[flow/run.sh]
#!/bin/bash
# the make line also repeats each setting of config.mk as NAME=value (left out here)
make -C /OpenROAD-flow-scripts/flow DESIGN_CONFIG=/design/flow/config.mk WORK_HOME=/design/flow/orfs CLKGATE_MAP_FILE= finish
[flow/config.mk]
export PLATFORM = sky130hd
export DESIGN_NAME = s_axil_register
export DESIGN_NICKNAME = s_axil_register
export VERILOG_FILES = /design/flow/design.v
export SDC_FILE = /design/flow/constraint.sdc
export NUM_CORES = 4
export LEC_CHECK = 0
export CAP_MARGIN = 0
export CELL_PAD_IN_SITES_DETAIL_PLACEMENT = 2
export CELL_PAD_IN_SITES_GLOBAL_PLACEMENT = 2
export CORE_MARGIN = 8
export CORE_UTILIZATION = 53
export CTS_CLUSTER_DIAMETER = 239
export CTS_CLUSTER_SIZE = 17
export MAX_ROUTING_LAYER = met5
export MIN_ROUTING_LAYER = met1
export PLACE_DENSITY_LB_ADDON = 0.18
export SLEW_MARGIN = 20
export TNS_END_PERCENT = 65
[flow/constraint.sdc]
create_clock -name core_clock -period 2.51 [get_ports {ACLK}]
set_input_delay 0.5020 -clock core_clock [delete_from_list [all_inputs] [get_ports {ACLK}]]
set_output_delay 0.5020 -clock core_clock [all_outputs]
set_load 0.01 [all_outputs]
[flow/design.v]
`timescale 1ns/1ps
module s_axil_register # (
    parameter   S_AXI_ADDR_WIDTH = 6,
                S_AXI_DATA_WIDTH = 32
)
(   
    input                                   ACLK    ,
    input                                   ARESET  ,
    input   [S_AXI_ADDR_WIDTH-1 : 0]        AWADDR  ,
    input                                   AWVALID ,
    output                                  AWREADY ,
    input   [S_AXI_DATA_WIDTH-1 : 0]        WDATA   ,
    input                                   WVALID  ,
    output                                  WREADY  ,
    input   [S_AXI_DATA_WIDTH/8-1 : 0]      WSTRB   ,
    output  [1 : 0]                         BRESP   ,
    output                                  BVALID  ,
    input                                   BREADY  ,
    input   [S_AXI_ADDR_WIDTH-1 : 0]        ARADDR  ,
    input                                   ARVALID ,
    output                                  ARREADY ,
    output  [S_AXI_DATA_WIDTH-1 : 0]        RDATA   ,
    output  [1 : 0]                         RRESP   ,
    output                                  RVALID  ,
    input                                   RREADY
);  
    localparam  ADDR_REG_0 = 'h00, ADDR_REG_8 = 'h20,
                ADDR_REG_1 = 'h04, ADDR_REG_9 = 'h24,
                ADDR_REG_2 = 'h08, ADDR_REG_A = 'h28,
                ADDR_REG_3 = 'h0C, ADDR_REG_B = 'h2C,
                ADDR_REG_4 = 'h10, ADDR_REG_C = 'h30,
                ADDR_REG_5 = 'h14, ADDR_REG_D = 'h34,
                ADDR_REG_6 = 'h18, ADDR_REG_E = 'h38,
                ADDR_REG_7 = 'h1C, ADDR_REG_F = 'h3C;
    reg     [S_AXI_DATA_WIDTH-1 : 0]    registers [0 : 15];
    localparam  ST_AW_IDLE = 2'd0,       
                ST_AW_PREP = 2'd1,       
                ST_AW_WAIT = 2'd2,       
                ST_AW_DONE = 2'd3;       
    reg     [1 : 0]                     aw_state, aw_next;   
    reg     [S_AXI_ADDR_WIDTH-1 : 0]    aw_reg;              
    wire                                aw_hs;               
    reg                                 aw_hs_flag;          
    wire                                aw_w_hs_flag;        
    always @ (posedge ACLK) begin
        if (ARESET)     aw_state <= ST_AW_IDLE;
        else            aw_state <= aw_next;
    end
    always @ (*) begin
        aw_next = aw_state;
        case (aw_state)
            ST_AW_IDLE : if (AWVALID)       aw_next = ST_AW_PREP; 
                         else               aw_next = ST_AW_IDLE;
            ST_AW_PREP :                    aw_next = ST_AW_WAIT;
            ST_AW_WAIT : if (aw_w_hs_flag)  aw_next = ST_AW_DONE;
                         else               aw_next = ST_AW_WAIT;
            ST_AW_DONE :                    aw_next = ST_AW_IDLE;
            default    :                    aw_next = ST_AW_IDLE;
        endcase
    end
    assign aw_hs   = (AWVALID & AWREADY);        
    assign AWREADY = (aw_state == ST_AW_IDLE);   
    always @ (posedge ACLK) begin
        if      (ARESET)        aw_reg <= 'h0;
        else if (aw_hs)         aw_reg <= AWADDR;
    end
    always @ (posedge ACLK) begin
        if      (ARESET)                    aw_hs_flag <= 1'b0;
        else if (aw_hs)                     aw_hs_flag <= 1'b1;
        else if (aw_state == ST_AW_DONE)    aw_hs_flag <= 1'b0;
    end
    localparam  ST_W_IDLE = 3'd0,    
                ST_W_PREP = 3'd1,    
                ST_W_WAIT = 3'd2,    
                ST_W_RESP = 3'd3,    
                ST_W_DONE = 3'd4;    
    reg     [2 : 0]                     w_state, w_next;     
    reg     [S_AXI_DATA_WIDTH-1 : 0]    w_reg;               
    wire    [S_AXI_DATA_WIDTH-1 : 0]    w_mask;              
    reg     [S_AXI_DATA_WIDTH-1 : 0]    w_mask_reg;          
    wire                                w_hs;                
    reg                                 w_hs_flag;           
    always @ (posedge ACLK) begin
        if (ARESET)     w_state <= ST_W_IDLE;
        else            w_state <= w_next;
    end
    always @ (*) begin
        w_next = w_state;
        case (w_state)
            ST_W_IDLE : if (WVALID)         w_next = ST_W_PREP;
                        else                w_next = ST_W_IDLE;
            ST_W_PREP :                     w_next = ST_W_WAIT;
            ST_W_WAIT : if (aw_w_hs_flag)   w_next = ST_W_RESP;
                        else                w_next = ST_W_WAIT;
            ST_W_RESP : if (BREADY)         w_next = ST_W_DONE;
                        else                w_next = ST_W_RESP;
            ST_W_DONE :                     w_next = ST_W_IDLE;
            default   :                     w_next = ST_W_IDLE;
        endcase
    end
    assign w_hs   = (WVALID & WREADY);               
    assign WREADY = (w_state == ST_W_IDLE);          
    assign BVALID = (w_state == ST_W_RESP);          
    assign BRESP  = 2'b00;                           
    assign aw_w_hs_flag = aw_hs_flag & w_hs_flag;    
    assign w_mask  = { {8{WSTRB[3]}}, {8{WSTRB[2]}}, {8{WSTRB[1]}}, {8{WSTRB[0]}} };     
    always @ (posedge ACLK) begin
        if      (ARESET)                w_reg <= 'h0;
        else if (w_hs)                  w_reg <= (WDATA & w_mask);
    end
    always @ (posedge ACLK) begin
        if      (ARESET)                w_mask_reg <= 'h0;
        else if (w_hs)                  w_mask_reg <= w_mask;
    end
    always @ (posedge ACLK) begin
        if      (ARESET)                w_hs_flag <= 1'b0;
        else if (w_hs)                  w_hs_flag <= 1'b1;
        else if (w_state == ST_W_RESP)  w_hs_flag <= 1'b0;
    end
    integer i;
    always @ (posedge ACLK) begin
        if (ARESET) begin
            for (i = 0; i < 16; i = i + 1) registers[i] <= 'h0;
        end
        else if (aw_w_hs_flag) begin
            case (aw_reg)
                ADDR_REG_0 : registers[0]  <= w_reg | (registers[0]  & ~w_mask_reg);
                ADDR_REG_1 : registers[1]  <= w_reg | (registers[1]  & ~w_mask_reg);
                ADDR_REG_2 : registers[2]  <= w_reg | (registers[2]  & ~w_mask_reg);
                ADDR_REG_3 : registers[3]  <= w_reg | (registers[3]  & ~w_mask_reg);
                ADDR_REG_4 : registers[4]  <= w_reg | (registers[4]  & ~w_mask_reg);
                ADDR_REG_5 : registers[5]  <= w_reg | (registers[5]  & ~w_mask_reg);
                ADDR_REG_6 : registers[6]  <= w_reg | (registers[6]  & ~w_mask_reg);
                ADDR_REG_7 : registers[7]  <= w_reg | (registers[7]  & ~w_mask_reg);
                ADDR_REG_8 : registers[8]  <= w_reg | (registers[8]  & ~w_mask_reg);
                ADDR_REG_9 : registers[9]  <= w_reg | (registers[9]  & ~w_mask_reg);
                ADDR_REG_A : registers[10] <= w_reg | (registers[10] & ~w_mask_reg);
                ADDR_REG_B : registers[11] <= w_reg | (registers[11] & ~w_mask_reg);
                ADDR_REG_C : registers[12] <= w_reg | (registers[12] & ~w_mask_reg);
                ADDR_REG_D : registers[13] <= w_reg | (registers[13] & ~w_mask_reg);
                ADDR_REG_E : registers[14] <= w_reg | (registers[14] & ~w_mask_reg);
                ADDR_REG_F : registers[15] <= w_reg | (registers[15] & ~w_mask_reg);
            endcase
        end
    end
    localparam  ST_R_IDLE = 2'd0,    
                ST_R_PREP = 2'd1,    
                ST_R_DATA = 2'd2,    
                ST_R_DONE = 2'd3;    
    reg     [1 : 0]                     r_state, r_next;     
    reg     [S_AXI_ADDR_WIDTH-1 : 0]    ar_reg;              
    wire                                ar_hs;               
    reg     [S_AXI_DATA_WIDTH-1 : 0]    r_reg;               
    always @ (posedge ACLK) begin
        if (ARESET)     r_state <= ST_R_IDLE;
        else            r_state <= r_next;
    end
    always @ (*) begin
        r_next = r_state;
        case (r_state)
            ST_R_IDLE : if (ARVALID)    r_next = ST_R_PREP;
                        else            r_next = ST_R_IDLE;
            ST_R_PREP :                 r_next = ST_R_DATA;
            ST_R_DATA : if (RREADY)     r_next = ST_R_DONE;
                        else            r_next = ST_R_DATA;
            ST_R_DONE :                 r_next = ST_R_IDLE;
            default   :                 r_next = ST_R_IDLE;
        endcase
    end
    assign ar_hs   = (ARREADY & ARVALID);        
    assign ARREADY = (r_state == ST_R_IDLE);     
    assign RVALID  = (r_state == ST_R_DATA);     
    assign RRESP   = 2'b00;                      
    assign RDATA   = r_reg;                      
    always @ (posedge ACLK) begin
        if      (ARESET)    ar_reg <= 'h0;
        else if (ar_hs)     ar_reg <= ARADDR;
    end
    always @ (posedge ACLK) begin
        if (ARESET) 
            r_reg <= 'h0;
        else begin
            case (ar_reg)
                ADDR_REG_0 : r_reg <= registers[0];
                ADDR_REG_1 : r_reg <= registers[1];
                ADDR_REG_2 : r_reg <= registers[2];
                ADDR_REG_3 : r_reg <= registers[3];
                ADDR_REG_4 : r_reg <= registers[4];
                ADDR_REG_5 : r_reg <= registers[5];
                ADDR_REG_6 : r_reg <= registers[6];
                ADDR_REG_7 : r_reg <= registers[7];
                ADDR_REG_8 : r_reg <= registers[8];
                ADDR_REG_9 : r_reg <= registers[9];
                ADDR_REG_A : r_reg <= registers[10];
                ADDR_REG_B : r_reg <= registers[11];
                ADDR_REG_C : r_reg <= registers[12];
                ADDR_REG_D : r_reg <= registers[13];
                ADDR_REG_E : r_reg <= registers[14];
                ADDR_REG_F : r_reg <= registers[15];
            endcase
        end
    end
endmodule
==> flow_metrics.tcl, run 1 <==
# collected from the flow reports
set metrics [dict create \
    die_y_um 229 \
    yosys_cells 2654 \
    flop_cell "dfxtp_1" \
    async_flop_share_pct 0 \
    core.rowCount 78 \
    yosysWarnings 2 \
    ys_sh_xor_pct 0 \
    yosys.area_share.simple_pct 15.9 \
    common_cells "dfxtp_1 (607), a22oi_1 (580), nor2_1 (562)" \
    most_common_cell "dfxtp_1" \
    area_leaders "dfxtp_1 (50%), a22oi_1 (18%), nor2_1 (8.7%)" \
    die_w_um 229 \
    core_um2 45200 \
    io_pins 96 \
    syn_area_um2 24100 \
    stop_error "[ERROR DPL-0033] detailed placement checks failed during check placement." \
    ys_sh_adder_pct 0 \
    haltStage "detailed placement (3_5_place_dp)" \
    seq_area_frac_synth_pct 50.4 \
    die-area_um2 52600 \
    io_buffers 91 \
    ys_area_um2 24100 \
    ys_ff 607 \
    gp_congestion 0.910 \
    edf_count 0 \
    syn_area_per_cell_um2 9.09 \
    status "aborted with a tool error" \
    initCoreUtil_pct 53.4 \
    ys_sh_mux_pct 4.81 \
    compound_area_share_pct 24.1 \
    topCombFamilyByArea "AND-OR/OR-AND gates" \
    top_area_share_pct 50.4 \
    synthCells 2654 \
    synth_cell_types 64 \
    largest_area_cell "dfxtp_1" \
]
[per-stage QoR]
| step | cell area [um^2] | setup WS, ps | std cells | hold WS, ps |
|---|---|---|---|---|
| after floorplan | 24100 | 507 | 2657 | 393 |
| after global placement | 26200 | 57.9 | 3218 | 395 |
==> inputs of run 2 (changes only) <==
CAP_MARGIN = 20   (was 0)
CELL_PAD_IN_SITES_DETAIL_PLACEMENT = default   (was 2)
CELL_PAD_IN_SITES_GLOBAL_PLACEMENT = default   (was 2)
CORE_ASPECT_RATIO = 0.73   (was default)
CORE_MARGIN = 9   (was 8)
CORE_UTILIZATION = 50   (was 53)
CTS_CLUSTER_DIAMETER = 170   (was 239)
CTS_CLUSTER_SIZE = default   (was 17)
GPL_ROUTABILITY_DRIVEN = 0   (was default)
GPL_TIMING_DRIVEN = 0   (was default)
MAX_ROUTING_LAYER = default   (was met5)
MIN_ROUTING_LAYER = default   (was met1)
PLACE_DENSITY_LB_ADDON = 0.02   (was 0.18)
SLEW_MARGIN = 30   (was 20)
TNS_END_PERCENT = default   (was 65)
clock period = 2.34 ns   (was 2.51 ns; I/O delays follow)
==> run 2 against run 1 <==
Against the previous run:
- now fails the layout checks on negative setup slack
- synthesized area unchanged
- die area up 7.6%
- synthesized cell count unchanged
==> flow_metrics.tcl, run 2 <==
# flow metrics
set metrics [dict create \
    cts-hold-fix-buffers 0 \
    drt_iter0_drc 4701 \
    topCombFamilyByArea "AND-OR/OR-AND gates" \
    grt_pass1_vias 23200 \
    max_stage_delay_ps 450 \
    powerComb_uw 1980 \
    min_period_ps 2400 \
    reg2reg_to "r_reg[17]" \
    endpoint "r_reg[17]" \
    power-top-group "sequential cells" \
    hold_path.class "in -> reg" \
    ir_worst_vdd_v 0.000682 \
    setup_slack_ps -58.1 \
    crit_path_max_fanout 10 \
    crit_slowest_cell "dfxtp_2" \
    initCoreUtil_pct 50.8 \
    placed_cell_area_um2 25800 \
    worstSetupEndpointType "flip-flop" \
    first_pass_iters 10 \
    crit_cells 7 \
    worstSetupPathType "reg -> reg" \
    power_density_nw_per_um2 762 \
    largest_area_cell "dfxtp_1" \
    h-tree-depth 2 \
    dpl.cell_count 3372 \
    worstPathRequired_ps 2830 \
    syn_area_per_cell_um2 9.09 \
    antenna_found_initial 7 \
    syn_area_um2 24100 \
    grt_pass1_wl_um 165000 \
    synth_cell_types 64 \
    clkPwrFrac_pct 43.6 \
    hpwlAfterDp_um 80000 \
    area_leaders "dfxtp_1 (50%), a22oi_1 (18%), nor2_1 (8.7%)" \
    yosys_cells 2654 \
    via_per_inst 7.06 \
    most_common_cell "dfxtp_1" \
    cp_top_family "buffers and inverters" \
    pwr-share-comb_pct 9.0 \
    io_buffers 84 \
    drv_cap 0 \
    cts_buffer_depth 3 \
    p_int_uw 16300 \
    clk_pin_slew_worst_paths_ps 70 \
    seq_power_share_pct 47.5 \
    crit_chain "buf_8 -> buf_12 -> buf_6 -> buf_8 -> o2bb2ai_1 -> a2111oi_2 -> a311oi_1" \
    setup_viol 15 \
    compound_area_share_pct 24.1 \
    flop_cell "dfxtp_1" \
    drtAntennaViolNets 0 \
    switchingPower_uw 5790 \
    die_y_um 206 \
    clock-root-buffer "clkbuf_16" \
    so_faults "negative setup slack" \
    pg_clk_uw 9640 \
    setup.worst_path.start "ar_reg[3]" \
    ys_sh_mux_pct 4.81 \
    core.rowCount 68 \
    seq_area_frac_synth_pct 50.4 \
    warnings 26 \
    ys_sh_xor_pct 0 \
    p_leak_uw 0.00987 \
    ys_ff 607 \
    power_sequential_uw 10500 \
    nets 2914 \
    vias 25000 \
    ys_area_um2 24100 \
    top_area_share_pct 50.4 \
    worstSetupStartpointType "flip-flop" \
    reg2reg_slack_ps -60 \
    common_cells "dfxtp_1 (607), a22oi_1 (580), nor2_1 (562)" \
    yosysWarnings 2 \
    status "failed layout checks" \
    async_flop_share_pct 0 \
    fin_cells 3536 \
    clock_latency_ps 640 \
    grt.overflow.total 0 \
    cp.arrival_ps 2890 \
    wl_per_cell_um 33.6 \
    relSlewSlack_pct 32.3 \
    worstMarginPinSlew_ps 1020 \
    n_fill_cell 4165 \
    wl_um 119000 \
    die-area_um2 56600 \
    r2r_cells 7 \
    cp_num_buf_inv 4 \
    grt_max_degree 15 \
    hold_viol 0 \
    numCtsBuffers 57 \
    drc 0 \
    worstHoldPathCells 2 \
    fin_tns_setup_ps -354 \
    edf_count 0 \
    worstHoldEndpoint "aw_state[0]" \
    cts_sinks 607 \
    yosys.area_share.simple_pct 15.9 \
    die_w_um 275 \
    r2r_start "ar_reg[3]" \
    clock_skew_ps 22.1 \
    final_area_um2 29000 \
    synthCells 2654 \
    core_um2 47500 \
    ys_sh_adder_pct 0 \
    period_used_pct 102 \
    cpMostUsedCell "buf_8" \
    io_pins 96 \
    worstHoldStart "AWVALID" \
    p_sw_share_pct 26.2 \
    drv_slew 0 \
    cts_tree "done" \
    syn2layout_area_growth_pct 20.3 \
    grt_use_total_pct 40.3 \
    fmax_mhz 417 \
]
## run 2: timing repair
item	CTS	global route
pin swaps	22	10
setup buffers	46	17
gates resized	141	97
endpoints found under the setup margin	503	460
gates cloned	0	0
## run 2: per-layer routing
| metal | track usage [%] | vias up | wire [um] |
|---|---|---|---|
| li1 | - | 10100 | - |
| met1 | 50.7 | 12000 | 43700 |
| met2 | 53.4 | 2266 | 44800 |
| met3 | 20.7 | 562 | 21200 |
| met4 | 24.3 | 8 | 8720 |
| met5 | 2.89 | - | 281 |
## run 2: area by class of cell
| class | instances | area (um^2) | area share (%) |
|---|---|---|---|
| sequential | 607 | 12200 | 41.9 |
| clock buffer | 89 | 1760 | 6.06 |
| clock inverter | 15 | 134 | 0.461 |
| inverter | 8 | 30.0 | 0.103 |
| multi-input combinational | 1770 | 11200 | 38.4 |
| timing repair buffer | 148 | 1550 | 5.33 |
| buffer | 267 | 1460 | 5.02 |
| tap | 630 | 788 | 2.71 |
| antenna | 2 | 5.00 | 0.0172 |
## run 2: per-stage QoR
| stage | utilization [%] | setup slack, ps | hold WS [ps] | power, uW |
|---|---|---|---|---|
| after floorplan | - | 337 | 393 | 11500 |
| after global placement | 54.3 | -1160 | 402 | 12400 |
| after detailed placement | 54.4 | -991 | 403 | 12400 |
| after CTS | 60.5 | 0.425 | 189 | 21800 |
| after global routing | 61.2 | -40.0 | 220 | 22400 |
| final | 61.2 | -58.1 | 182 | 22100 |
==> inputs of run 3 (changes only) <==
CORE_ASPECT_RATIO = default   (was 0.73)
CORE_MARGIN = 2   (was 9)
CORE_UTILIZATION = 67   (was 50)
CTS_CLUSTER_DIAMETER = default   (was 170)
GPL_ROUTABILITY_DRIVEN = default   (was 0)
GPL_TIMING_DRIVEN = default   (was 0)
PLACE_DENSITY_LB_ADDON = default   (was 0.02)
SLEW_MARGIN = 20   (was 30)
clock period = 1.81 ns   (was 2.34 ns; I/O delays follow)
==> run 3 against run 2 <==
Against the previous run:
- the run now fails in global routing (5_1_grt)
- synthesized area is the same
- synthesized cell count is the same
- die area shrank 34%
==> flow_metrics.tcl, run 3 <==
# collected from the flow reports
set metrics [dict create \
    status "aborted with a tool error" \
    haltStage "global routing (5_1_grt)" \
    stop_error "[ERROR GRT-0232] Routing congestion too high. Check the congestion heatmap in the GUI." \
    ys_ff 607 \
    ys_sh_mux_pct 4.81 \
    async_flop_share_pct 0 \
    placed_cell_area_um2 27500 \
    edf_count 0 \
    flop_cell "dfxtp_1" \
    grt.overflow.total 7 \
    ys_sh_xor_pct 0 \
    die-area_um2 37600 \
    synthCells 2654 \
    die_y_um 194 \
    pre_cts_ws_ps -367 \
    gp_congestion 0.996 \
    yosys.area_share.simple_pct 15.9 \
    initCoreUtil_pct 68.0 \
    most_common_cell "dfxtp_1" \
    io_pins 96 \
    yosys_cells 2654 \
    common_cells "dfxtp_1 (607), a22oi_1 (580), nor2_1 (562)" \
    syn_area_per_cell_um2 9.09 \
    grt_use_total_pct 77.4 \
    io_buffers 91 \
    syn_area_um2 24100 \
    hpwlAfterDp_um 59400 \
    cts_buffer_depth 3 \
    core_um2 35500 \
    numCtsBuffers 59 \
    core.rowCount 69 \
    synth_cell_types 64 \
    compound_area_share_pct 24.1 \
    ys_area_um2 24100 \
    area_leaders "dfxtp_1 (50%), a22oi_1 (18%), nor2_1 (8.7%)" \
    seq_area_frac_synth_pct 50.4 \
    h-tree-depth 2 \
    largest_area_cell "dfxtp_1" \
    top_area_share_pct 50.4 \
    yosysWarnings 2 \
    topCombFamilyByArea "AND-OR/OR-AND gates" \
    die_w_um 194 \
    cts_sinks 607 \
    clock-root-buffer "clkbuf_16" \
    ys_sh_adder_pct 0 \
]
-- run 3: what timing repair did --
action / in CTS
endpoints found under the hold margin: 2
hold buffers: 1
endpoints found under the setup margin: 402
pin swaps: 121
gates resized: 556
gates cloned: 8
buffers inserted: 72
-- run 3: through the flow --
step	cells	power (uW)	hold slack (ps)
CTS	3421	28200	295
floorplan	2657	14900	393
detailed placement	3234	15900	411
global placement	3234	15900	398
-- run 3: metal layers --
metal | global-route usage, % | GRT overflow
met1 | 77.2 | 0
met2 | 94.2 | 1
met3 | 62.3 | 0
met4 | 77.5 | 6
met5 | 26.9 | 0
==> inputs of run 4 (changes only) <==
ABC_AREA = 0   (was default)
CELL_PAD_IN_SITES_GLOBAL_PLACEMENT = 0   (was default)
CORE_UTILIZATION = 72   (was 67)
CTS_CLUSTER_DIAMETER = 45   (was default)
CTS_CLUSTER_SIZE = 32   (was default)
MAX_ROUTING_LAYER = met4   (was default)
PLACE_DENSITY_LB_ADDON = 0.26   (was default)
SETUP_SLACK_MARGIN = 0.26   (was default)
TNS_END_PERCENT = 90   (was default)
clock period = 1.96 ns   (was 1.81 ns; I/O delays follow)
==> run 4 against run 3 <==
Against the previous run:
- the run again fails in global routing (5_1_grt)
- die area decreased by 6.8%
- synthesized cell count unchanged
- synthesized area unchanged
==> flow_metrics.tcl, run 4 <==
# collected from the flow reports
set metrics [dict create \
    largest_area_cell "dfxtp_1" \
    die_y_um 187 \
    stop_error "[ERROR GRT-0232] Routing congestion too high. Check the congestion heatmap in the GUI." \
    ys_sh_mux_pct 4.81 \
    status "aborted with a tool error" \
    clock-root-buffer "clkbuf_16" \
    cts_sinks 607 \
    most_common_cell "dfxtp_1" \
    syn_area_per_cell_um2 9.09 \
    compound_area_share_pct 24.1 \
    hpwlAfterDp_um 57100 \
    grt.overflow.total 549 \
    h-tree-depth 2 \
    yosys.area_share.simple_pct 15.9 \
    ys_area_um2 24100 \
    seq_area_frac_synth_pct 50.4 \
    haltStage "global routing (5_1_grt)" \
    async_flop_share_pct 0 \
    io_buffers 91 \
    topCombFamilyByArea "AND-OR/OR-AND gates" \
    syn_area_um2 24100 \
    ys_sh_adder_pct 0 \
    synthCells 2654 \
    initCoreUtil_pct 72.5 \
    common_cells "dfxtp_1 (607), a22oi_1 (580), nor2_1 (562)" \
    core.rowCount 67 \
    yosys_cells 2654 \
    grt_use_total_pct 90.8 \
    ys_ff 607 \
    edf_count 0 \
    flop_cell "dfxtp_1" \
    core_um2 33300 \
    die_w_um 187 \
    synth_cell_types 64 \
    area_leaders "dfxtp_1 (50%), a22oi_1 (18%), nor2_1 (8.7%)" \
    die-area_um2 35000 \
    cts_buffer_depth 3 \
    ys_sh_xor_pct 0 \
    io_pins 96 \
    yosysWarnings 2 \
    top_area_share_pct 50.4 \
    numCtsBuffers 49 \
    gp_congestion 1.00 \
]
run 4: per-layer routing:
layer | GRT overflow | GRT usage (%)
met5 | - | -
met2 | 307 | 101
met1 | 37 | 89.9
met3 | 42 | 78.3
met4 | 163 | 90.9
run 4: what timing repair did:
item | in CTS
endpoints found under the setup margin | 581
hold buffers | 0
gates resized | 562
setup buffers | 74
gates cloned | 16
pin swaps | 167
run 4: stage by stage:
stage | setup TNS [ps] | setup slack, ps | std cells | cell area [um^2] | hold WS (ps)
4_1_cts | -584 | -57.7 | 3327 | 32200 | 232
3_5_place_dp | -4710 | -159 | 3146 | 26900 | 404
3_3_place_gp | -1420 | -110 | 3146 | 26900 | 399
2_1_floorplan | -7.22 | -6.66 | 2657 | 24500 | 393
==> inputs of run 5 (changes only) <==
ABC_AREA = default   (was 0)
CELL_PAD_IN_SITES_GLOBAL_PLACEMENT = default   (was 0)
CORE_UTILIZATION = 58   (was 72)
CTS_CLUSTER_DIAMETER = default   (was 45)
CTS_CLUSTER_SIZE = 37   (was 32)
MAX_ROUTING_LAYER = default   (was met4)
PLACE_DENSITY = 0.6   (was default)
PLACE_DENSITY_LB_ADDON = default   (was 0.26)
SETUP_SLACK_MARGIN = default   (was 0.26)
TNS_END_PERCENT = default   (was 90)
clock period = 2.85 ns   (was 1.96 ns; I/O delays follow)
==> run 5 against run 4 <==
Against the previous run:
- die area grew 24%
- synthesized area did not move
- synthesized cell count unchanged
- now clean on timing, DRC and antenna
==> flow_metrics.tcl, run 5 <==
# flow metrics
set metrics [dict create \
    status "finished clean" \
    cp.arrival_ps 3070 \
    syn2layout_area_growth_pct 15.8 \
    drc 0 \
    ys_area_um2 24100 \
    flop_cell "dfxtp_1" \
    ys_ff 607 \
    worstHoldPathCells 2 \
    initCoreUtil_pct 59.0 \
    gp_congestion 0.952 \
    cts_sinks 607 \
    syn_area_um2 24100 \
    vias 22500 \
    setup.worst_path.start "aw_reg[0]" \
    worstSetupStartpointType "flip-flop" \
    io_pins 96 \
    area_leaders "dfxtp_1 (50%), a22oi_1 (18%), nor2_1 (8.7%)" \
    pg_clk_uw 8410 \
    cts_buffer_depth 3 \
    die-area_um2 43300 \
    numCtsBuffers 60 \
    worstPathRequired_ps 3330 \
    clkPwrFrac_pct 46.0 \
    hold_path.class "in -> reg" \
    grt_pass1_wl_um 134000 \
    power_density_nw_per_um2 654 \
    nets 2722 \
    first_pass_iters 8 \
    hold_slack_ps 282 \
    grt_max_degree 192 \
    p_sw_share_pct 23.9 \
    seq_power_share_pct 47.9 \
    min_period_ps 2590 \
    edf_count 0 \
    drtAntennaViolNets 0 \
    synthCells 2654 \
    setup_viol 0 \
    cts_tree "done" \
    drv_cap 0 \
    grt_setup_unrepaired "false" \
    crit_cells 5 \
    crit_chain "or4_1 -> nor2_4 -> nand2_1 -> a22oi_1 -> nor2_1" \
    core_um2 40900 \
    drt_iter0_drc 3927 \
    clock_skew_ps 32.4 \
    h-tree-depth 2 \
    largest_area_cell "dfxtp_1" \
    most_common_cell "dfxtp_1" \
    compound_area_share_pct 24.1 \
    r2r_start "aw_reg[0]" \
    seq_area_frac_synth_pct 50.4 \
    cp_num_buf_inv 0 \
    common_cells "dfxtp_1 (607), a22oi_1 (580), nor2_1 (562)" \
    power-top-group "sequential cells" \
    wl_per_cell_um 27.9 \
    worstHoldStart "ARESET" \
    fin_cells 3249 \
    r2r_cells 5 \
    worstMarginPinSlew_ps 987 \
    io_buffers 91 \
    p_leak_uw 0.00948 \
    grt_use_total_pct 40.7 \
    diodes 0 \
    core.rowCount 74 \
    crit_path_max_fanout 8 \
    switchingPower_uw 4360 \
    die_w_um 208 \
    antenna_found_initial 2 \
    yosys.area_share.simple_pct 15.9 \
    period_used_pct 90.9 \
    cp_top_family "simple AND/OR/NAND/NOR gates" \
    async_flop_share_pct 0 \
    die_y_um 208 \
    grt_pass1_vias 21000 \
    pre_cts_ws_ps 370 \
    worstSetupEndpointType "flip-flop" \
    worstSetupPathType "reg -> reg" \
    powerComb_uw 1110 \
    relSlewSlack_pct 34.1 \
    worstHoldEndpoint "registers[7][29]" \
    max_stage_delay_ps 730 \
    setup_slack_ps 260 \
    p_int_uw 13900 \
    ys_sh_xor_pct 0 \
    reg2reg_slack_ps 260 \
    ys_sh_mux_pct 4.81 \
    cts_resized 0 \
    clock_latency_ps 650 \
    fmax_mhz 386 \
    ys_sh_adder_pct 0 \
    syn_area_per_cell_um2 9.09 \
    post_cts_buffers 0 \
    fin_tns_setup_ps 0 \
    clk_pin_slew_worst_paths_ps 60 \
    top_area_share_pct 50.4 \
    endpoint "registers[4][0]" \
    wl_um 90700 \
    via_per_inst 6.93 \
    drv_slew 0 \
    warnings 34 \
    hpwlAfterDp_um 59500 \
    cts-hold-fix-buffers 0 \
    crit_slowest_cell "or4_1" \
    clock-root-buffer "clkbuf_16" \
    grt.overflow.total 0 \
    pwr-share-comb_pct 6.1 \
    ir_worst_vdd_v 0.000572 \
    yosysWarnings 2 \
    topCombFamilyByArea "AND-OR/OR-AND gates" \
    dpl.cell_count 3137 \
    power_sequential_uw 8770 \
    yosys_cells 2654 \
    hold_viol 0 \
    reg2reg_to "registers[4][0]" \
    synth_cell_types 64 \
]
## run 5: layout make-up
cell class              instances  area (um^2)
clock inverters                25          289
fillers                      3228        13000
clock buffers                  87         1830
multi-input cells            1770        11000
flip-flops and latches        607        12200
well taps                     532          666
inverters                       8         30.0
repair buffers                220         2000
## run 5: stage by stage
step	total power, uW	area, um^2	utilization, %
floorplan	9440	24100	-
global placement	10000	25800	63.1
detailed placement	10000	25800	63.1
CTS	18300	28000	68.3
global route	18700	28000	68.3
finish	18300	28000	68.3
## run 5: metal layers
layer  share of wire, %  vias up  global-route usage, %
met4                5.1        4                   18.8
met1                 39    10900                   55.8
met5              0.034        -                  0.111
met3                 12      295                   10.6
met2                 43     1579                   60.4
li1                   -     9729                      -
==> inputs of run 6 (changes only) <==
ABC_AREA = 1   (was default)
CORE_UTILIZATION = 72   (was 58)
CTS_CLUSTER_DIAMETER = 364   (was default)
CTS_CLUSTER_SIZE = 100   (was 37)
clock period = 1.77 ns   (was 2.85 ns; I/O delays follow)
==> run 6 against run 5 <==
Against the previous run:
- synthesized area up 8.9%
- the run now fails in global routing (5_1_grt)
- synthesized cell count up 43%
- die area down 12%
==> flow_metrics.tcl, run 6 <==
# collected from the flow reports
set metrics [dict create \
    status "aborted with a tool error" \
    haltStage "global routing (5_1_grt)" \
    stop_error "[ERROR DPL-0038] Utilization greater than 100%, impossible to legalize" \
    cts-hold-fix-buffers 0 \
    ys_sh_xor_pct 0 \
    placed_cell_area_um2 29500 \
    cts_buffer_depth 3 \
    hpwlAfterDp_um 61500 \
    yosys.area_share.simple_pct 18.2 \
    largest_area_cell "dfxtp_1" \
    yosysWarnings 2 \
    most_common_cell "inv_1" \
    numCtsBuffers 10 \
    top_area_share_pct 46.2 \
    io_buffers 91 \
    syn_area_um2 26300 \
    gp_congestion 1.05 \
    ys_area_um2 26300 \
    core_um2 35700 \
    compound_area_share_pct 19.9 \
    initCoreUtil_pct 73.6 \
    syn_area_per_cell_um2 6.95 \
    die_w_um 195 \
    dpl.cell_count 4395 \
    flop_cell "dfxtp_1" \
    topCombFamilyByArea "AND-OR/OR-AND gates" \
    area_leaders "dfxtp_1 (46%), o22ai_1 (12%), inv_1 (12%)" \
    die_y_um 195 \
    seq_area_frac_synth_pct 46.2 \
    synthCells 3782 \
    common_cells "inv_1 (850), nor2_1 (757), dfxtp_1 (607)" \
    h-tree-depth 1 \
    synth_cell_types 26 \
    ys_sh_mux_pct 0 \
    ys_sh_adder_pct 0 \
    ys_ff 607 \
    core.rowCount 69 \
    pre_cts_ws_ps -207 \
    die-area_um2 38100 \
    yosys_cells 3782 \
    clock-root-buffer "clkbuf_16" \
    cts_sinks 607 \
    async_flop_share_pct 0 \
    edf_count 0 \
    io_pins 96 \
]
## run 6: per-stage QoR
| step | setup TNS, ps | hold slack [ps] |
|---|---|---|
| after floorplan | 0 | 393 |
| after global placement | -3320 | 406 |
| after detailed placement | -13630 | 416 |
| after CTS | -2490 | 19.3 |
## run 6: what timing repair did
item	4_1_cts
pin swaps	75
gates resized	486
setup endpoints to repair	328
setup buffers	69
cloned	21
==> inputs of run 7 (changes only) <==
ABC_AREA = default   (was 1)
CTS_CLUSTER_DIAMETER = default   (was 364)
CTS_CLUSTER_SIZE = 15   (was 100)
clock period = 1.76 ns   (was 1.77 ns; I/O delays follow)
==> run 7 against run 6 <==
Against the previous run:
- the run again fails in global routing (5_1_grt)
- synthesized cell count decreased by 30%
- die area fell by 8.0%
- synthesized area shrank 8.2%
==> flow_metrics.tcl, run 7 <==
# collected from the flow reports
set metrics [dict create \
    status "aborted with a tool error" \
    ys_sh_xor_pct 0 \
    compound_area_share_pct 24.1 \
    common_cells "dfxtp_1 (607), a22oi_1 (580), nor2_1 (562)" \
    hpwlAfterDp_um 58500 \
    top_area_share_pct 50.4 \
    topCombFamilyByArea "AND-OR/OR-AND gates" \
    die_y_um 187 \
    ys_sh_mux_pct 4.81 \
    most_common_cell "dfxtp_1" \
    area_leaders "dfxtp_1 (50%), a22oi_1 (18%), nor2_1 (8.7%)" \
    flop_cell "dfxtp_1" \
    synthCells 2654 \
    yosys.area_share.simple_pct 15.9 \
    haltStage "global routing (5_1_grt)" \
    yosysWarnings 2 \
    die_w_um 187 \
    seq_area_frac_synth_pct 50.4 \
    stop_error "[ERROR GRT-0232] Routing congestion too high. Check the congestion heatmap in the GUI." \
    die-area_um2 35000 \
    initCoreUtil_pct 72.5 \
    h-tree-depth 2 \
    pre_cts_ws_ps -398 \
    cts-hold-fix-buffers 0 \
    edf_count 0 \
    cts_buffer_depth 3 \
    ys_area_um2 24100 \
    grt_use_total_pct 115 \
    io_pins 96 \
    core.rowCount 67 \
    ys_ff 607 \
    core_um2 33300 \
    grt.overflow.total 4768 \
    yosys_cells 2654 \
    gp_congestion 1.00 \
    numCtsBuffers 57 \
    ys_sh_adder_pct 0 \
    async_flop_share_pct 0 \
    syn_area_um2 24100 \
    syn_area_per_cell_um2 9.09 \
    placed_cell_area_um2 27500 \
    cts_sinks 607 \
    clock-root-buffer "clkbuf_16" \
    io_buffers 91 \
    largest_area_cell "dfxtp_1" \
    synth_cell_types 64 \
]
==> run 7: per-layer routing <==
layer,GRT usage [%],overflow
met1,98.0,123
met2,148,3423
met3,93.6,163
met4,127,1015
met5,85.4,44
==> run 7: timing repair <==
item,CTS
gates resized,347
buffers inserted,43
setup endpoints to repair,511
pin swaps,49
gates cloned,9
==> run 7: metrics by stage <==
step | setup TNS (ps) | hold slack [ps] | std cells
CTS | -48050 | 54.8 | 3385
detailed placement | -62740 | 413 | 3230
floorplan | -3470 | 393 | 2657
global placement | -41850 | 398 | 3230
==> inputs of run 8 (changes only) <==
CTS_CLUSTER_SIZE = 14   (was 15)
PLACE_DENSITY = default   (was 0.6)
PLACE_DENSITY_LB_ADDON = 0.26   (was default)
SLEW_MARGIN = 40   (was 20)
clock period = 2.02 ns   (was 1.76 ns; I/O delays follow)
==> run 8 against run 7 <==
Against the previous run:
- now fails the layout checks on negative setup slack
- synthesized area is the same
- synthesized cell count stayed put
- die area unchanged
==> flow_metrics.tcl, run 8 <==
# flow metrics
set metrics [dict create \
    power_sequential_uw 12300 \
    so_faults "negative setup slack" \
    yosys.area_share.simple_pct 15.9 \
    crit_slowest_cell "a22oi_1" \
    flop_cell "dfxtp_1" \
    p_int_uw 19700 \
    status "failed layout checks" \
    clock_skew_ps 23.7 \
    fmax_mhz 404 \
    async_flop_share_pct 0 \
    worstPathRequired_ps 2490 \
    antenna_found_initial 7 \
    drc 0 \
    area_leaders "dfxtp_1 (50%), a22oi_1 (18%), nor2_1 (8.7%)" \
    clk_pin_slew_worst_paths_ps 70 \
    drv_cap 0 \
    final_area_um2 30800 \
    dpl.cell_count 3173 \
    largest_area_cell "dfxtp_1" \
    cts-hold-fix-buffers 0 \
    worstHoldEndpoint "r_reg[16]" \
    combGateArea_um2 11900 \
    crit_path_max_fanout 10 \
    worstSetupEndpointType "flip-flop" \
    syn_area_per_cell_um2 9.09 \
    regArea_um2 12200 \
    worstHoldStart "ARESET" \
    compound_area_share_pct 24.1 \
    clkPwrFrac_pct 44.6 \
    first_pass_iters 14 \
    hpwlAfterDp_um 60300 \
    warnings 28 \
    topCombFamilyByArea "AND-OR/OR-AND gates" \
    core_um2 33300 \
    seq_power_share_pct 47.0 \
    core.rowCount 67 \
    r2r_start "aw_reg[2]" \
    drtAntennaViolNets 0 \
    min_period_ps 2480 \
    p_sw_share_pct 25.0 \
    die-area_um2 35000 \
    cts_tree "done" \
    reg2reg_slack_ps -460 \
    worstSetupPathType "reg -> reg" \
    drv_slew 0 \
    pwr-share-comb_pct 8.4 \
    cts_sinks 607 \
    synthCells 2654 \
    top_area_share_pct 50.4 \
    cp_top_family "simple AND/OR/NAND/NOR gates" \
    die_y_um 187 \
    synth_cell_types 64 \
    setup_viol 118 \
    power-top-group "sequential cells" \
    grt_setup_unrepaired "true" \
    grt_max_degree 78 \
    yosysWarnings 2 \
    ir_worst_vdd_v 0.000945 \
    power_uw 26200 \
    relSlewSlack_pct 29.6 \
    cp.arrival_ps 2940 \
    powerComb_uw 2210 \
    reg2reg_to "registers[6][14]" \
    edf_count 0 \
    syn2layout_area_growth_pct 27.6 \
    ys_sh_adder_pct 0 \
    io_pins 96 \
    vias 27000 \
    pg_clk_uw 11700 \
    via_per_inst 8.08 \
    h-tree-depth 2 \
    fin_tns_setup_ps -7510 \
    r2r_cells 6 \
    n_fill_cell 1196 \
    crit_chain "or4b_4 -> nor2_2 -> buf_12 -> nand2_2 -> a22oi_1 -> nor2_1" \
    worstMarginPinSlew_ps 1050 \
    clock_latency_ps 640 \
    gp_congestion 1.01 \
    power_density_nw_per_um2 852 \
    clock-root-buffer "clkbuf_16" \
    cts_buffer_depth 3 \
    die_w_um 187 \
    fin_cells 3344 \
    cp_num_buf_inv 1 \
    numCtsBuffers 58 \
    syn_area_um2 24100 \
    ys_ff 607 \
    p_leak_uw 0.0110 \
    grt_use_total_pct 54.7 \
    seq_area_frac_synth_pct 50.4 \
    nets 2899 \
    worstSetupStartpointType "flip-flop" \
    setup_slack_ps -457 \
    switchingPower_uw 6550 \
    max_stage_delay_ps 650 \
    hold_path.class "in -> reg" \
    endpoint "registers[6][14]" \
    initCoreUtil_pct 72.5 \
    worstHoldPathCells 5 \
    ys_sh_mux_pct 4.81 \
    grt.overflow.total 0 \
    crit_cells 6 \
    period_used_pct 123 \
    placed_cell_area_um2 27000 \
    most_common_cell "dfxtp_1" \
    wl_um 111000 \
    grt_pass1_wl_um 147000 \
    grt_pass1_vias 24600 \
    hold_viol 0 \
    setup.worst_path.start "aw_reg[2]" \
    io_buffers 91 \
    ys_sh_xor_pct 0 \
    common_cells "dfxtp_1 (607), a22oi_1 (580), nor2_1 (562)" \
    ys_area_um2 24100 \
    drt_iter0_drc 6591 \
    yosys_cells 2654 \
    wl_per_cell_um 33.3 \
]
run 8: final cells by class:
cell class / instances / share of cell area [%]
Sequential cell: 607 / 39.6
Clock inverter: 18 / 0.711
Timing Repair Buffer: 399 / 13.3
Tap cell: 448 / 1.82
Multi-Input combinational cell: 1770 / 38.6
Antenna cell: 5 / 0.0406
Inverter: 8 / 0.0975
Clock buffer: 89 / 5.85
run 8: stage by stage:
step | setup slack [ps] | hold WS, ps | util (%)
2_1_floorplan | 17.5 | 393 | -
3_3_place_gp | -206 | 411 | 81.1
3_5_place_dp | -272 | 428 | 81.1
4_1_cts | -150 | 280 | 89.0
5_1_grt | -452 | 288 | 92.5
6_report | -457 | 294 | 92.5
run 8: what timing repair did:
item	4_1_cts	5_1_grt
setup buffers	23	38
endpoints found under the setup margin	432	321
pin swaps	37	69
cloned	1	3
resized	107	181
run 8: per-layer routing:
metal / share of wire (%) / track usage, % / routed length (um)
met3: 18 / 17.4 / 20300
met5: 0.0099 / 1.24 / 11
met2: 40 / 81.1 / 44100
met1: 30 / 65.8 / 33400
met4: 12 / 43.0 / 13500
==> inputs of run 9 (changes only) <==
CORE_UTILIZATION = 65   (was 72)
CTS_CLUSTER_SIZE = 37   (was 14)
MAX_ROUTING_LAYER = met4   (was default)
PLACE_DENSITY = 0.6   (was default)
PLACE_DENSITY_LB_ADDON = default   (was 0.26)
SETUP_SLACK_MARGIN = -0.21   (was default)
SLEW_MARGIN = 20   (was 40)
clock period = 2.85 ns   (was 2.02 ns; I/O delays follow)
==> run 9 against run 8 <==
Against the previous run:
- now clean on timing, DRC and antenna
- die area increased by 11%
- critical endpoint is now r_reg[17]
- total power decreased by 30%
- combinational power decreased by 51%
- critical path depth decreased by 1
- non-clock buffer count decreased by 180
- highest routed layer is now met4
- fmax decreased by 7.1%
- via count decreased by 15%
- synthesized cell count unchanged
==> flow_metrics.tcl, run 9 <==
# flow metrics
set metrics [dict create \
    drtAntennaViolNets 0 \
    yosys.area_share.simple_pct 15.9 \
    cts_resized 0 \
    vias 22800 \
    setup_viol 0 \
    drc 0 \
    cts_sinks 607 \
    relSlewSlack_pct 35.0 \
    ir_worst_vdd_v 0.000600 \
    reg2reg_slack_ps 180 \
    common_cells "dfxtp_1 (607), a22oi_1 (580), nor2_1 (562)" \
    core_um2 36600 \
    yosys_cells 2654 \
    drv_slew 0 \
    grt_setup_unrepaired "false" \
    status "finished clean" \
    ys_ff 607 \
    top_area_share_pct 50.4 \
    h-tree-depth 2 \
    cts_tree "done" \
    clk_pin_slew_worst_paths_ps 60 \
    ys_sh_mux_pct 4.81 \
    syn_area_um2 24100 \
    drv_cap 0 \
    syn2layout_area_growth_pct 15.6 \
    clkPwrFrac_pct 46.2 \
    antenna_found_initial 2 \
    synthCells 2654 \
    die_y_um 197 \
    area_leaders "dfxtp_1 (50%), a22oi_1 (18%), nor2_1 (8.7%)" \
    crit_cells 5 \
    min_period_ps 2670 \
    crit_path_max_fanout 11 \
    power_density_nw_per_um2 656 \
    grt_pass1_vias 21800 \
    cp.arrival_ps 3130 \
    p_int_uw 14000 \
    post_cts_buffers 0 \
    worstHoldPathCells 2 \
    most_common_cell "dfxtp_1" \
    wl_um 87800 \
    clock-root-buffer "clkbuf_16" \
    grt.overflow.total 0 \
    edf_count 0 \
    crit_slowest_cell "a2111oi_0" \
    p_leak_uw 0.00946 \
    fin_cells 3183 \
    switchingPower_uw 4270 \
    async_flop_share_pct 0 \
    powerComb_uw 1090 \
    flop_cell "dfxtp_1" \
    reg2reg_to "r_reg[17]" \
    fmax_mhz 375 \
    die_w_um 197 \
    hold_slack_ps 300 \
    p_sw_share_pct 23.3 \
    ys_sh_xor_pct 0 \
    wl_per_cell_um 27.6 \
    r2r_start "ar_reg[5]" \
    worstSetupStartpointType "flip-flop" \
    r2r_cells 5 \
    utilization_pct 76.2 \
    pwr-share-comb_pct 6.0 \
    seq_power_share_pct 47.9 \
    core.rowCount 70 \
    syn_area_per_cell_um2 9.09 \
    hold_path.class "in -> reg" \
    largest_area_cell "dfxtp_1" \
    fin_tns_setup_ps 0 \
    hold_viol 0 \
    grt_pass1_wl_um 132000 \
    synth_cell_types 64 \
    nets 2720 \
    yosysWarnings 2 \
    worstMarginPinSlew_ps 974 \
    die-area_um2 38700 \
    cts_buffer_depth 3 \
    grt_max_degree 138 \
    io_buffers 91 \
    clock_latency_ps 640 \
    grt_use_total_pct 46.2 \
    warnings 30 \
    cp_num_buf_inv 0 \
    cts-hold-fix-buffers 0 \
    n_fill_cell 2612 \
    hpwlAfterDp_um 56500 \
    gp_congestion 0.999 \
    first_pass_iters 11 \
    cp_top_family "AND-OR/OR-AND gates" \
    drt_iter0_drc 3698 \
    io_pins 96 \
    pg_clk_uw 8450 \
    dpl.cell_count 3072 \
    power-top-group "sequential cells" \
    crit_chain "or4b_1 -> nor2_4 -> a22o_1 -> a2111oi_0 -> a311oi_1" \
    ys_sh_adder_pct 0 \
    worstHoldStart "ARESET" \
    compound_area_share_pct 24.1 \
    numCtsBuffers 59 \
    worstSetupEndpointType "flip-flop" \
    period_used_pct 93.6 \
    worstHoldEndpoint "registers[9][5]" \
    seq_area_frac_synth_pct 50.4 \
    endpoint "r_reg[17]" \
    setup.worst_path.start "ar_reg[5]" \
    via_per_inst 7.18 \
    worstSetupPathType "reg -> reg" \
    regArea_um2 12200 \
    power_sequential_uw 8760 \
    topCombFamilyByArea "AND-OR/OR-AND gates" \
    clock_skew_ps 19.3 \
    worstPathRequired_ps 3310 \
    combGateArea_um2 11000 \
    power_uw 18300 \
    ys_area_um2 24100 \
    initCoreUtil_pct 65.9 \
    max_stage_delay_ps 750 \
]
-- run 9: metrics by stage --
stage          setup WS (ps)  area [um^2]
3_3_place_gp             366        25800
4_1_cts                  250        27900
5_1_grt                  121        27900
3_5_place_dp             306        25800
2_1_floorplan            847        24100
6_report                 182        27900
-- run 9: layout make-up --
type | count | area share, %
Antenna cell | 3 | 0.0269
Timing Repair Buffer | 219 | 7.35
Sequential cell | 607 | 43.6
Inverter | 8 | 0.108
Clock inverter | 18 | 1.14
Clock buffer | 90 | 6.36
Tap cell | 468 | 2.10
Multi-Input combinational cell | 1770 | 39.3
-- run 9: per-layer routing --
layer | global-route usage [%] | share of wire [%] | routed length, um | up-vias
met3 | 12.1 | 14 | 11900 | 431
met4 | 25.2 | 6.1 | 5350 | 0
met5 | - | 0 | 0 | -
met1 | 59.0 | 37 | 32800 | 10900
li1 | - | - | - | 9722
met2 | 67.2 | 43 | 37800 | 1841
==> inputs of run 10 (changes only) <==
CORE_ASPECT_RATIO = 0.97   (was default)
CORE_UTILIZATION = 32   (was 65)
CTS_CLUSTER_DIAMETER = 188   (was default)
CTS_CLUSTER_SIZE = default   (was 37)
HOLD_SLACK_MARGIN = -0.07   (was default)
MAX_ROUTING_LAYER = default   (was met4)
PLACE_DENSITY = 0.73   (was 0.6)
SETUP_SLACK_MARGIN = default   (was -0.21)
clock period = 3.56 ns   (was 2.85 ns; I/O delays follow)
==> run 10 against run 9 <==
Against the previous run:
- clock-buffer cell count is 9 lower
- global-route usage shrank 25 points
- synthesized area is the same
- cell count rose by 16%
- clock power decreased by 19%
- sequential share of layout area fell by 0.46 points
- critical path type unchanged
- largest cell class unchanged
- highest routed layer unchanged
==> flow_metrics.tcl, run 10 <==
# flow metrics
set metrics [dict create \
    status "finished clean" \
    busiest_layer "met2" \
    final_area_um2 28200 \
    pg_clk_uw 6830 \
    power-top-group "sequential cells" \
    worstHoldPathCells 2 \
    worstHoldEndpoint "registers[3][27]" \
    worstSetupStartpointType "flip-flop" \
    die-area_um2 77600 \
    p_sw_share_pct 23.7 \
    grt.overflow.total 0 \
    grt_max_degree 216 \
    clock_skew_ps 22.4 \
    largest_area_cell "dfxtp_1" \
    drc 0 \
    hold_viol 0 \
    switchingPower_uw 3480 \
    first_pass_iters 8 \
    worstSetupPathType "reg -> reg" \
    cts-hold-fix-buffers 0 \
    placed_cell_area_um2 26100 \
    grt_pass1_wl_um 128000 \
    r2r_cells 6 \
    warnings 30 \
    hold_slack_ps 420 \
    grtUsageMet2_pct 32.6 \
    crit_cells 6 \
    yosys.area_share.simple_pct 15.9 \
    crit_path_max_fanout 13 \
    p_leak_uw 0.00924 \
    p_int_uw 11200 \
    clk_pin_slew_worst_paths_ps 60 \
    utilization_pct 37.6 \
    worstPathRequired_ps 4090 \
    ys_ff 607 \
    most_common_cell "dfxtp_1" \
    max_stage_delay_ps 800 \
    drtAntennaViolNets 0 \
    numCtsBuffers 59 \
    drt_iter0_drc 3516 \
    cp_num_buf_inv 1 \
    pre_cts_ws_ps 810 \
    common_cells "dfxtp_1 (607), a22oi_1 (580), nor2_1 (562)" \
    syn2layout_area_growth_pct 16.9 \
    flop_cell "dfxtp_1" \
    powerComb_uw 808 \
    r2r_start "ar_reg[0]" \
    io_pins 96 \
    seq_power_share_pct 47.9 \
    met3_usage_pct 4.28 \
    period_used_pct 79.6 \
    setup_slack_ps 727 \
    area_leaders "dfxtp_1 (50%), a22oi_1 (18%), nor2_1 (8.7%)" \
    post_cts_buffers 0 \
    power_density_nw_per_um2 520 \
    syn_area_um2 24100 \
    h-tree-depth 2 \
    clock-root-buffer "clkbuf_16" \
    die_y_um 274 \
    setup_viol 0 \
    clkPwrFrac_pct 46.6 \
    cp_top_family "simple AND/OR/NAND/NOR gates" \
    ys_sh_mux_pct 4.81 \
    yosysWarnings 2 \
    gp_congestion 0.929 \
    cts_resized 0 \
    ys_sh_adder_pct 0 \
    reg2reg_slack_ps 730 \
    io_buffers 91 \
    hpwlAfterDp_um 55900 \
    reg2reg_to "r_reg[6]" \
    hold_path.class "in -> reg" \
    cp.arrival_ps 3370 \
    diodes 0 \
    grt_use_total_pct 21.5 \
    core_um2 74900 \
    ir_worst_vdd_v 0.000411 \
    ys_sh_xor_pct 0 \
    drv_cap 0 \
    power_sequential_uw 7030 \
    top_area_share_pct 50.4 \
    nets 2682 \
    grt_pass1_vias 20400 \
    min_period_ps 2830 \
    endpoint "r_reg[6]" \
    worstHoldStart "ARESET" \
    relSlewSlack_pct 26.6 \
    cts_buffer_depth 3 \
    grt_setup_unrepaired "false" \
    cts_sinks 607 \
    topCombFamilyByArea "AND-OR/OR-AND gates" \
    drv_slew 0 \
    pwr-share-comb_pct 5.5 \
    via_per_inst 5.99 \
    synthCells 2654 \
    crit_chain "or4b_4 -> nor3_4 -> buf_4 -> a22oi_1 -> and4_1 -> a311oi_1" \
    initCoreUtil_pct 32.2 \
    worstMarginPinSlew_ps 1100 \
    syn_area_per_cell_um2 9.09 \
    ys_area_um2 24100 \
    setup.worst_path.start "ar_reg[0]" \
    compound_area_share_pct 24.1 \
    wl_per_cell_um 23.4 \
    worstSetupEndpointType "flip-flop" \
    use_met1_pct 28.7 \
    clock_latency_ps 650 \
    core.rowCount 99 \
    seq_area_frac_synth_pct 50.4 \
    async_flop_share_pct 0 \
    fin_tns_setup_ps 0 \
    die_w_um 283 \
    cts_tree "done" \
    edf_count 0 \
    crit_slowest_cell "or4b_4" \
    synth_cell_types 64 \
    vias 22100 \
    antenna_found_initial 0 \
    fmax_mhz 353 \
    yosys_cells 2654 \
    wl_um 86200 \
]
-- run 10: area by class of cell --
| type | instances | area (um^2) |
|---|---|---|
| clock inverters | 28 | 448 |
| multi-input cells | 1770 | 11000 |
| clock buffers | 81 | 1690 |
| fillers | 7370 | 46700 |
| flip-flops and latches | 607 | 12200 |
| well taps | 1010 | 1260 |
| repair buffers | 181 | 1640 |
| inverters | 8 | 30.0 |
-- run 10: through the flow --
stage | std cells | power, uW
4_1_cts | 3685 | 14700
6_report | 3685 | 14700
3_5_place_dp | 3576 | 7970
3_3_place_gp | 3576 | 7960
2_1_floorplan | 2657 | 7550
5_1_grt | 3685 | 15000
-- run 10: routing by layer --
metal | share of wire [%] | wire (um) | up-vias
li1 | - | - | 9638
met1 | 40 | 34300 | 10700
met5 | 0 | 0 | -
met4 | 5.5 | 4760 | 0
met2 | 44 | 37600 | 1470
met3 | 11 | 9570 | 290
==> inputs of run 11 (changes only) <==
ABC_AREA = 0   (was default)
CELL_PAD_IN_SITES_GLOBAL_PLACEMENT = 0   (was default)
CORE_ASPECT_RATIO = 0.91   (was 0.97)
CORE_UTILIZATION = 72   (was 32)
CTS_CLUSTER_DIAMETER = 360   (was 188)
CTS_CLUSTER_SIZE = 32   (was default)
HOLD_SLACK_MARGIN = default   (was -0.07)
MAX_ROUTING_LAYER = met4   (was default)
PLACE_DENSITY = default   (was 0.73)
PLACE_DENSITY_LB_ADDON = 0.03   (was default)
SETUP_SLACK_MARGIN = 0.56   (was default)
TNS_END_PERCENT = 90   (was default)
clock period = 1.96 ns   (was 3.56 ns; I/O delays follow)
==> run 11 against run 10 <==
Against the previous run:
- the flow now stops in global routing (5_1_grt)
- synthesized area stayed put
- die area is 55% lower
- synthesized cell count stayed put
==> flow_metrics.tcl, run 11 <==
# collected from the flow reports
set metrics [dict create \
    initCoreUtil_pct 73.6 \
    die_y_um 179 \
    most_common_cell "dfxtp_1" \
    haltStage "global routing (5_1_grt)" \
    topCombFamilyByArea "AND-OR/OR-AND gates" \
    synthCells 2654 \
    ys_ff 607 \
    syn_area_um2 24100 \
    core.rowCount 63 \
    stop_error "[ERROR GRT-0232] Routing congestion too high. Check the congestion heatmap in the GUI." \
    area_leaders "dfxtp_1 (50%), a22oi_1 (18%), nor2_1 (8.7%)" \
    top_area_share_pct 50.4 \
    edf_count 0 \
    io_pins 96 \
    numCtsBuffers 22 \
    h-tree-depth 1 \
    ys_area_um2 24100 \
    seq_area_frac_synth_pct 50.4 \
    io_buffers 91 \
    async_flop_share_pct 0 \
    ys_sh_xor_pct 0 \
    hpwlAfterDp_um 58700 \
    grt.overflow.total 1942 \
    synth_cell_types 64 \
    syn_area_per_cell_um2 9.09 \
    pre_cts_ws_ps -185 \
    cts_buffer_depth 3 \
    yosysWarnings 2 \
    core_um2 32800 \
    compound_area_share_pct 24.1 \
    placed_cell_area_um2 27200 \
    largest_area_cell "dfxtp_1" \
    grt_use_total_pct 101 \
    die_w_um 196 \
    cts_sinks 607 \
    flop_cell "dfxtp_1" \
    ys_sh_adder_pct 0 \
    status "aborted with a tool error" \
    common_cells "dfxtp_1 (607), a22oi_1 (580), nor2_1 (562)" \
    yosys.area_share.simple_pct 15.9 \
    yosys_cells 2654 \
    ys_sh_mux_pct 4.81 \
    die-area_um2 35000 \
    gp_congestion 0.994 \
    clock-root-buffer "clkbuf_16" \
]
-- run 11: metrics by stage --
step                      setup TNS (ps)  hold slack (ps)  instances
after global placement             -1970              401       3136
after CTS                           -426              105       3213
after detailed placement          -11050              414       3136
after floorplan                    -7.22              393       2657
-- run 11: per-layer routing --
layer	track usage, %	GRT overflow
met5	-	-
met4	111	523
met3	86.8	146
met2	116	1153
met1	92.9	120
-- run 11: timing repair --
action | 4_1_cts
buffers inserted | 47
cloned | 5
pin swaps | 86
endpoints found under the setup margin | 582
hold buffers | 0
resized | 365
==> inputs of run 12 (changes only) <==
ABC_AREA = default   (was 0)
CELL_PAD_IN_SITES_GLOBAL_PLACEMENT = default   (was 0)
CORE_ASPECT_RATIO = default   (was 0.91)
CTS_CLUSTER_DIAMETER = default   (was 360)
CTS_CLUSTER_SIZE = 14   (was 32)
MAX_ROUTING_LAYER = default   (was met4)
PLACE_DENSITY_LB_ADDON = 0.15   (was 0.03)
SETUP_SLACK_MARGIN = 0.63   (was 0.56)
TNS_END_PERCENT = default   (was 90)
clock period = 2.15 ns   (was 1.96 ns; I/O delays follow)
==> run 12 against run 11 <==
Against the previous run:
- the run again fails in global routing (5_1_grt)
- synthesized cell count unchanged
- die area about the same
- synthesized area unchanged
==> flow_metrics.tcl, run 12 <==
# collected from the flow reports
set metrics [dict create \
    cts_sinks 607 \
    most_common_cell "dfxtp_1" \
    status "aborted with a tool error" \
    yosys.area_share.simple_pct 15.9 \
    core_um2 33300 \
    numCtsBuffers 56 \
    largest_area_cell "dfxtp_1" \
    initCoreUtil_pct 72.5 \
    synth_cell_types 64 \
    ys_ff 607 \
    syn_area_per_cell_um2 9.09 \
    h-tree-depth 2 \
    die_w_um 187 \
    area_leaders "dfxtp_1 (50%), a22oi_1 (18%), nor2_1 (8.7%)" \
    io_buffers 91 \
    core.rowCount 67 \
    ys_area_um2 24100 \
    hpwlAfterDp_um 55400 \
    edf_count 0 \
    gp_congestion 0.963 \
    seq_area_frac_synth_pct 50.4 \
    ys_sh_mux_pct 4.81 \
    clock-root-buffer "clkbuf_16" \
    io_pins 96 \
    topCombFamilyByArea "AND-OR/OR-AND gates" \
    grt_use_total_pct 104 \
    haltStage "global routing (5_1_grt)" \
    ys_sh_xor_pct 0 \
    ys_sh_adder_pct 0 \
    common_cells "dfxtp_1 (607), a22oi_1 (580), nor2_1 (562)" \
    pre_cts_ws_ps -6.66 \
    yosysWarnings 2 \
    die-area_um2 35000 \
    flop_cell "dfxtp_1" \
    placed_cell_area_um2 27000 \
    yosys_cells 2654 \
    compound_area_share_pct 24.1 \
    top_area_share_pct 50.4 \
    async_flop_share_pct 0 \
    stop_error "[ERROR GRT-0232] Routing congestion too high. Check the congestion heatmap in the GUI." \
    cts_buffer_depth 3 \
    grt.overflow.total 2686 \
    die_y_um 187 \
    cts-hold-fix-buffers 0 \
    syn_area_um2 24100 \
    synthCells 2654 \
]
-- run 12: per-stage QoR --
stage / cells / power (uW) / setup TNS [ps] / util [%]
detailed placement: 3087 / 13300 / -6.66 / 81.1
floorplan: 2657 / 12600 / 0 / -
global placement: 3087 / 13300 / -21.8 / 81.1
CTS: 3258 / 23300 / 0 / 91.8
-- run 12: per-layer routing --
layer  GRT usage, %  GRT overflow
met3           87.9            95
met4            115           690
met2            125          1829
met5           65.5            13
met1           94.6            59
-- run 12: repair_timing --
item	4_1_cts
gates cloned	3
gates resized	290
buffers inserted	65
pin swaps	54
endpoints found under the setup margin	581
==> inputs of run 13 (changes only) <==
CORE_UTILIZATION = 66   (was 72)
CTS_CLUSTER_SIZE = 15   (was 14)
PLACE_DENSITY = 0.6   (was default)
PLACE_DENSITY_LB_ADDON = default   (was 0.15)
SETUP_SLACK_MARGIN = -0.18   (was 0.63)
clock period = 1.81 ns   (was 2.15 ns; I/O delays follow)
==> run 13 against run 12 <==
Against the previous run:
- now fails the layout checks on negative setup slack
- die area is 8.9% higher
- synthesized area did not move
- synthesized cell count did not move
==> flow_metrics.tcl, run 13 <==
# flow metrics
set metrics [dict create \
    wl_um 99400 \
    cp_top_family "AND-OR/OR-AND gates" \
    met3_usage_pct 14.4 \
    power_density_nw_per_um2 975 \
    cp.arrival_ps 2740 \
    busiest_layer "met2" \
    hpwlAfterDp_um 61900 \
    common_cells "dfxtp_1 (607), a22oi_1 (580), nor2_1 (562)" \
    worstHoldEndpoint "registers[2][25]" \
    flop_cell "dfxtp_1" \
    grt_pass1_wl_um 142000 \
    r2r_start "ar_reg[3]" \
    power-top-group "clock" \
    clock-root-buffer "clkbuf_16" \
    crit_cells 6 \
    cts_sinks 607 \
    clock_latency_ps 660 \
    ys_sh_xor_pct 0 \
    hold_viol 0 \
    drt_iter0_drc 4566 \
    core_um2 36300 \
    drv_slew 0 \
    grt_setup_unrepaired "true" \
    drtAntennaViolNets 0 \
    ys_ff 607 \
    vias 25000 \
    clock_skew_ps 26.6 \
    grt.overflow.total 0 \
    hold_slack_ps 64.3 \
    edf_count 0 \
    placed_cell_area_um2 27500 \
    worstMarginPinSlew_ps 949 \
    relSlewSlack_pct 36.6 \
    status "failed layout checks" \
    cts_buffer_depth 3 \
    die-area_um2 38100 \
    final_area_um2 31300 \
    pwr-share-comb_pct 8.1 \
    pg_clk_uw 14400 \
    cts-hold-fix-buffers 0 \
    ys_sh_mux_pct 4.81 \
    fmax_mhz 456 \
    power_uw 30600 \
    use_met1_pct 62.3 \
    max_stage_delay_ps 590 \
    powerComb_uw 2470 \
    grtUsageMet2_pct 72.9 \
    syn2layout_area_growth_pct 29.8 \
    syn_area_per_cell_um2 9.09 \
    power_sequential_uw 13600 \
    endpoint "r_reg[31]" \
    warnings 30 \
    ys_area_um2 24100 \
    most_common_cell "dfxtp_1" \
    largest_area_cell "dfxtp_1" \
    worstSetupEndpointType "flip-flop" \
    r2r_cells 6 \
    syn_area_um2 24100 \
    die_y_um 195 \
    p_sw_share_pct 23.7 \
    setup_viol 520 \
    compound_area_share_pct 24.1 \
    ys_sh_adder_pct 0 \
    p_leak_uw 0.0113 \
    area_leaders "dfxtp_1 (50%), a22oi_1 (18%), nor2_1 (8.7%)" \
    setup_slack_ps -385 \
    setup.worst_path.start "ar_reg[3]" \
    worstSetupPathType "reg -> reg" \
    worstHoldStart "ARESET" \
    yosys.area_share.simple_pct 15.9 \
    numCtsBuffers 59 \
    wl_per_cell_um 29.2 \
    period_used_pct 121 \
    worstHoldPathCells 2 \
    crit_chain "buf_6 -> buf_4 -> nand2_1 -> a2bb2oi_1 -> a31oi_1 -> a211o_1" \
    gp_congestion 0.973 \
    antenna_found_initial 2 \
    synth_cell_types 64 \
    worstSetupStartpointType "flip-flop" \
    n_fill_cell 1897 \
    top_area_share_pct 50.4 \
    synthCells 2654 \
    first_pass_iters 9 \
    drc 0 \
    topCombFamilyByArea "AND-OR/OR-AND gates" \
    ir_worst_vdd_v 0.000930 \
    so_faults "negative setup slack" \
    seq_power_share_pct 44.7 \
    die_w_um 195 \
    crit_path_max_fanout 9 \
    reg2reg_slack_ps -380 \
    grt_max_degree 85 \
    seq_area_frac_synth_pct 50.4 \
    io_pins 96 \
    via_per_inst 7.35 \
    yosysWarnings 2 \
    async_flop_share_pct 0 \
    grt_pass1_vias 23800 \
    switchingPower_uw 7230 \
    min_period_ps 2190 \
    grt_use_total_pct 48.9 \
    hold_path.class "in -> reg" \
    drv_cap 0 \
    cp_num_buf_inv 2 \
    core.rowCount 70 \
    clkPwrFrac_pct 47.3 \
    worstPathRequired_ps 2350 \
    crit_slowest_cell "a2bb2oi_1" \
    reg2reg_to "r_reg[31]" \
    h-tree-depth 2 \
    io_buffers 91 \
    p_int_uw 23300 \
    cts_tree "done" \
    clk_pin_slew_worst_paths_ps 70 \
    yosys_cells 2654 \
    nets 2942 \
    initCoreUtil_pct 66.4 \
]
==> run 13: what timing repair did <==
item,CTS,global route
endpoints found under the hold margin,0,0
endpoints found under the setup margin,421,330
resized,123,160
pin swaps,19,56
buffers inserted,29,39
gates cloned,2,1
==> run 13: per-layer routing <==
layer / share of wire [%] / vias to the layer above
met5: 0.035 / -
met4: 7.7 / 4
met3: 15 / 633
met2: 42 / 2393
met1: 35 / 11800
li1: - / 10200
==> run 13: through the flow <==
step	setup slack, ps	util [%]	TNS (ps)	cells
2_1_floorplan	-163	-	-23860	2657
3_3_place_gp	-419	75.6	-108100	3258
3_5_place_dp	-462	75.6	-134870	3258
4_1_cts	-258	83.8	-57200	3390
5_1_grt	-359	86.2	-71290	3405
6_report	-385	86.2	-49870	3406
==> run 13: cell type report <==
cell class	instances	area, um^2	share of cell area, %
well taps	468	586	1.87
clock inverters	33	543	1.73
flip-flops and latches	607	12200	38.9
inverters	8	30.0	0.0959
diodes	1	2.50	0.00799
clock buffers	78	1740	5.56
multi-input cells	1770	11900	37.9
repair buffers	441	4380	14.0
No activity file was given, so power comes from the tool's default toggle rates.
